==> v19 <==
// convolution_stage2
module convolution_stage2 (
          in1,
          in2,
          in3,
          in4,
          in5,
          in6,
          in7,
          in8,
          clk,
          rst,
          start,
          conv_out
  );
input [99:0] in1, in2, in3, in4, in5, in6, in7, in8;
input         clk, rst, start;
output reg [7:0] conv_out;
wire  [3:0]  in1_1, in1_2, in1_3, in1_4, in1_5, in1_6, in1_7, in1_8, in1_9, in1_10, in1_11, in1_12, in1_13;
wire [3:0]   in1_14, in1_15, in1_16, in1_17, in1_18, in1_19, in1_20, in1_21, in1_22, in1_23, in1_24, in1_25;
wire  [3:0]  in2_1, in2_2, in2_3, in2_4, in2_5, in2_6, in2_7, in2_8, in2_9, in2_10, in2_11, in2_12, in2_13;
wire [3:0]   in2_14, in2_15, in2_16, in2_17, in2_18, in2_19, in2_20, in2_21, in2_22, in2_23, in2_24, in2_25;
wire  [3:0]  in3_1, in3_2, in3_3, in3_4, in3_5, in3_6, in3_7, in3_8, in3_9, in3_10, in3_11, in3_12, in3_13;
wire [3:0]   in3_14, in3_15, in3_16, in3_17, in3_18, in3_19, in3_20, in3_21, in3_22, in3_23, in3_24, in3_25;
wire  [3:0]  in4_1, in4_2, in4_3, in4_4, in4_5, in4_6, in4_7, in4_8, in4_9, in4_10, in4_11, in4_12, in4_13;
wire [3:0]   in4_14, in4_15, in4_16, in4_17, in4_18, in4_19, in4_20, in4_21, in4_22, in4_23, in4_24, in4_25;
wire  [3:0]  in5_1, in5_2, in5_3, in5_4, in5_5, in5_6, in5_7, in5_8, in5_9, in5_10, in5_11, in5_12, in5_13;
wire [3:0]   in5_14, in5_15, in5_16, in5_17, in5_18, in5_19, in5_20, in5_21, in5_22, in5_23, in5_24, in5_25;
wire  [3:0]  in6_1, in6_2, in6_3, in6_4, in6_5, in6_6, in6_7, in6_8, in6_9, in6_10, in6_11, in6_12, in6_13;
  ...
clock: 12.0 ns
lec_check: 0
cap_margin: 20
core_margin: 2
core_utilization: 70
cts_cluster_diameter: 209
cts_cluster_size: 41
hold_slack_margin: -0.05
max_routing_layer: met4
slew_margin: 30
run.sh (not shown) runs the stock make flow with config.mk's settings and CLKGATE_MAP_FILE=.
==> inputs of v29, as changes to v19 <==
==> flow/config.mk (replaced) <==
export PLATFORM = sky130hd
export DESIGN_NAME = convolution_stage2
export DESIGN_NICKNAME = convolution_stage2
export VERILOG_FILES = /design/flow/design.v
export SDC_FILE = /design/flow/constraint.sdc
export NUM_CORES = 4
export LEC_CHECK = 0
export CAP_MARGIN = 20
export CORE_MARGIN = 2
export CORE_UTILIZATION = 58
export SETUP_SLACK_MARGIN = 2.6
export SLEW_MARGIN = 20
==> flow/constraint.sdc (replaced) <==
create_clock -name core_clock -period 10.2 [get_ports {clk}]
set_input_delay 2.0400 -clock core_clock [delete_from_list [all_inputs] [get_ports {clk}]]
set_output_delay 2.0400 -clock core_clock [all_outputs]
set_load 0.01 [all_outputs]
==> inputs of v10, as changes to v19 <==
==> flow/config.mk (replaced) <==
export PLATFORM = sky130hd
export DESIGN_NAME = convolution_stage2
export DESIGN_NICKNAME = convolution_stage2
export VERILOG_FILES = /design/flow/design.v
export SDC_FILE = /design/flow/constraint.sdc
export NUM_CORES = 4
export LEC_CHECK = 0
export CAP_MARGIN = 20
export CORE_MARGIN = 2
export CORE_UTILIZATION = 40
export SLEW_MARGIN = 20
==> flow/constraint.sdc (replaced) <==
create_clock -name core_clock -period 13.5 [get_ports {clk}]
set_input_delay 2.7000 -clock core_clock [delete_from_list [all_inputs] [get_ports {clk}]]
set_output_delay 2.7000 -clock core_clock [all_outputs]
set_load 0.01 [all_outputs]
==> flow_summary.ini <==
; generated from flow reports
[run_status]
failing_step = global routing
flow.first_error = [ERROR GRT-0232] Routing congestion too high. Check the congestion heatmap in the GUI.
status = stopped before the end

[place]
detailed_place.area_sq_um = 80400
# the run above: v19

==> flow_summary.ini <==
; generated from flow reports
[place]
detailed_place.area_sq_um = 81700

[run_status]
check-failures = negative setup slack
status = finished with violations

[final_timing]
setup_ws_ns = -1.86
final_setup_violation_count = 5
# the run above: v29

==> flow_summary.ini <==
; generated from flow reports
[run_status]
status = complete, no violations

[detailed_routing]
route.met3.wl_um = 10400

[synthesis]
synth-seq-area-share_pct = 0.255
ys_ff = 8

[worst_setup_path]
critical_path.top_delay_family = adder cells

[place]
final_hpwl_from_detailed_placement_um = 204000
# the run above: v10


* * *

==> inputs of run M <==
Starting RTL as in the previous note.
clock: 11.5 ns
lec_check: 0
abc_area: 1
cap_margin: 5
cell_pad_in_sites_global_placement: 1
core_aspect_ratio: 0.77
core_margin: 2
core_utilization: 60
cts_cluster_diameter: 277
cts_cluster_size: 48
gpl_routability_driven: 1
gpl_timing_driven: 0
hold_slack_margin: 0.12
max_routing_layer: met4
min_routing_layer: met1
place_density: 0.49
setup_slack_margin: -0.19
slew_margin: 40
tns_end_percent: 35
==> run E (differences from run M) <==
ABC_AREA = default   (was 1)
CAP_MARGIN = 20   (was 5)
CELL_PAD_IN_SITES_GLOBAL_PLACEMENT = 3   (was 1)
CORE_ASPECT_RATIO = default   (was 0.77)
CORE_UTILIZATION = 27   (was 60)
CTS_CLUSTER_DIAMETER = default   (was 277)
CTS_CLUSTER_SIZE = default   (was 48)
GPL_ROUTABILITY_DRIVEN = default   (was 1)
GPL_TIMING_DRIVEN = default   (was 0)
HOLD_SLACK_MARGIN = default   (was 0.12)
MAX_ROUTING_LAYER = default   (was met4)
MIN_ROUTING_LAYER = default   (was met1)
PLACE_DENSITY = default   (was 0.49)
SETUP_SLACK_MARGIN = default   (was -0.19)
SLEW_MARGIN = 10   (was 40)
TNS_END_PERCENT = default   (was 35)
==> flow/constraint.sdc (replaced) <==
create_clock -name core_clock -period 14.0 [get_ports {clk}]
set_input_delay 2.8000 -clock core_clock [delete_from_list [all_inputs] [get_ports {clk}]]
set_output_delay 2.8000 -clock core_clock [all_outputs]
set_load 0.01 [all_outputs]
==> run Y (differences from run M) <==
ABC_AREA = default   (was 1)
CAP_MARGIN = 20   (was 5)
CELL_PAD_IN_SITES_GLOBAL_PLACEMENT = default   (was 1)
CORE_ASPECT_RATIO = default   (was 0.77)
CORE_UTILIZATION = 65   (was 60)
CTS_CLUSTER_DIAMETER = default   (was 277)
CTS_CLUSTER_SIZE = default   (was 48)
GPL_ROUTABILITY_DRIVEN = default   (was 1)
GPL_TIMING_DRIVEN = default   (was 0)
HOLD_SLACK_MARGIN = default   (was 0.12)
MAX_ROUTING_LAYER = default   (was met4)
MIN_ROUTING_LAYER = default   (was met1)
PLACE_DENSITY = default   (was 0.49)
SETUP_SLACK_MARGIN = -0.12   (was -0.19)
SLEW_MARGIN = 20   (was 40)
TNS_END_PERCENT = default   (was 35)
==> flow/constraint.sdc (replaced) <==
create_clock -name core_clock -period 11.9 [get_ports {clk}]
set_input_delay 2.3800 -clock core_clock [delete_from_list [all_inputs] [get_ports {clk}]]
set_output_delay 2.3800 -clock core_clock [all_outputs]
set_load 0.01 [all_outputs]
==> run K (differences from run M) <==
ABC_AREA = default   (was 1)
CAP_MARGIN = 20   (was 5)
CELL_PAD_IN_SITES_DETAIL_PLACEMENT = 1   (was default)
CORE_ASPECT_RATIO = 1.35   (was 0.77)
CORE_UTILIZATION = 15   (was 60)
CTS_CLUSTER_DIAMETER = default   (was 277)
CTS_CLUSTER_SIZE = 33   (was 48)
GPL_TIMING_DRIVEN = default   (was 0)
HOLD_SLACK_MARGIN = 0.11   (was 0.12)
MIN_ROUTING_LAYER = default   (was met1)
PLACE_DENSITY = default   (was 0.49)
SETUP_SLACK_MARGIN = default   (was -0.19)
SLEW_MARGIN = 20   (was 40)
TNS_END_PERCENT = default   (was 35)
==> flow/constraint.sdc (replaced) <==
create_clock -name core_clock -period 14.0 [get_ports {clk}]
set_input_delay 2.8000 -clock core_clock [delete_from_list [all_inputs] [get_ports {clk}]]
set_output_delay 2.8000 -clock core_clock [all_outputs]
set_load 0.01 [all_outputs]
==> results <==
Synthesized cell count is the same in run Y and run E.
Critical path depth, highest first: run K, run E, run Y.
Run Y produced a layout that fails on negative setup slack. Run E produced a clean layout. Run M ended with an error in 3_3_place_gp. Run K finished with timing, DRC and antenna clean.
Hold slack: run Y < run E < run K.
Utilization, lowest first: run K, run E, run Y.

* * *

==> 01-15: inputs <==
convolution_stage2 again, from the RTL that the note above started with.
Settings: LEC_CHECK=0, ABC_AREA=0, CAP_MARGIN=20, CORE_ASPECT_RATIO=0.71, CORE_MARGIN=2, CORE_UTILIZATION=70, CTS_CLUSTER_SIZE=37, GPL_ROUTABILITY_DRIVEN=1, GPL_TIMING_DRIVEN=1, MAX_ROUTING_LAYER=met4, SETUP_SLACK_MARGIN=2.15, SLEW_MARGIN=25, TNS_END_PERCENT=95; clock period 12.3 ns.
==> 06-06 (differences from 01-15) <==
- CTS_CLUSTER_SIZE: 37 -> not set
- GPL_ROUTABILITY_DRIVEN: 1 -> 0
- MAX_ROUTING_LAYER: met4 -> met5
- PLACE_DENSITY: not set -> 0.67
- SETUP_SLACK_MARGIN: 2.15 -> -0.47
==> flow/constraint.sdc (replaced) <==
create_clock -name core_clock -period 7.61 [get_ports {clk}]
set_input_delay 1.5220 -clock core_clock [delete_from_list [all_inputs] [get_ports {clk}]]
set_output_delay 1.5220 -clock core_clock [all_outputs]
set_load 0.01 [all_outputs]
==> 08-13 (differences from 01-15) <==
- CORE_ASPECT_RATIO: 0.71 -> 0.94
- CORE_UTILIZATION: 70 -> 65
- CTS_CLUSTER_DIAMETER: not set -> 230
- CTS_CLUSTER_SIZE: 37 -> 43
- HOLD_SLACK_MARGIN: not set -> -0.04
- MAX_ROUTING_LAYER: met4 -> met5
- SETUP_SLACK_MARGIN: 2.15 -> 0.21
==> flow/constraint.sdc (replaced) <==
create_clock -name core_clock -period 7.48 [get_ports {clk}]
set_input_delay 1.4960 -clock core_clock [delete_from_list [all_inputs] [get_ports {clk}]]
set_output_delay 1.4960 -clock core_clock [all_outputs]
set_load 0.01 [all_outputs]
==> results.json <==
{
  "setup_slack_ps": -4560,
  "use_met2_pct": 78.6,
  "status": "complete, but fails checks",
  "setup_viol": 7,
  "grt_pass1_wl_um": 362000,
  "clkbuf_count": 3,
  "violations": "negative setup slack"
}
-- figures above: 08-13

==> results.json <==
{
  "netlist_instances": 7243,
  "grt.busiest_layer": "met2",
  "lastStage": "global routing (5_1_grt)",
  "status": "stopped before the end",
  "use_met2_pct": 90.4,
  "area_leaders": "fa_1 (32%), ha_1 (25%), and3_1 (11%)",
  "ys_sh_adder_pct": 56.8,
  "yosys.area.top_type": "fa_1",
  "tool.error": "[ERROR GRT-0232] Routing congestion too high. Check the congestion heatmap in the GUI.",
  "ctsHoldBuffers": 0,
  "cts_buffer_depth": 2,
  "ys_cells": 7243
}
-- figures above: 06-06

==> results.json <==
{
  "status": "complete, but fails checks",
  "violations": "negative setup slack",
  "nMultiInputCombCells": 5745,
  "wl_met1_um": 80700,
  "worst_pin_slew_ps": 1130,
  "inv_count": 1246,
  "setup_slack_ps": -772,
  "grt_pass1_wl_um": 356000,
  "setup_viol": 1,
  "required_ps": 12470,
  "clkbuf_count": 3
}
-- figures above: 01-15

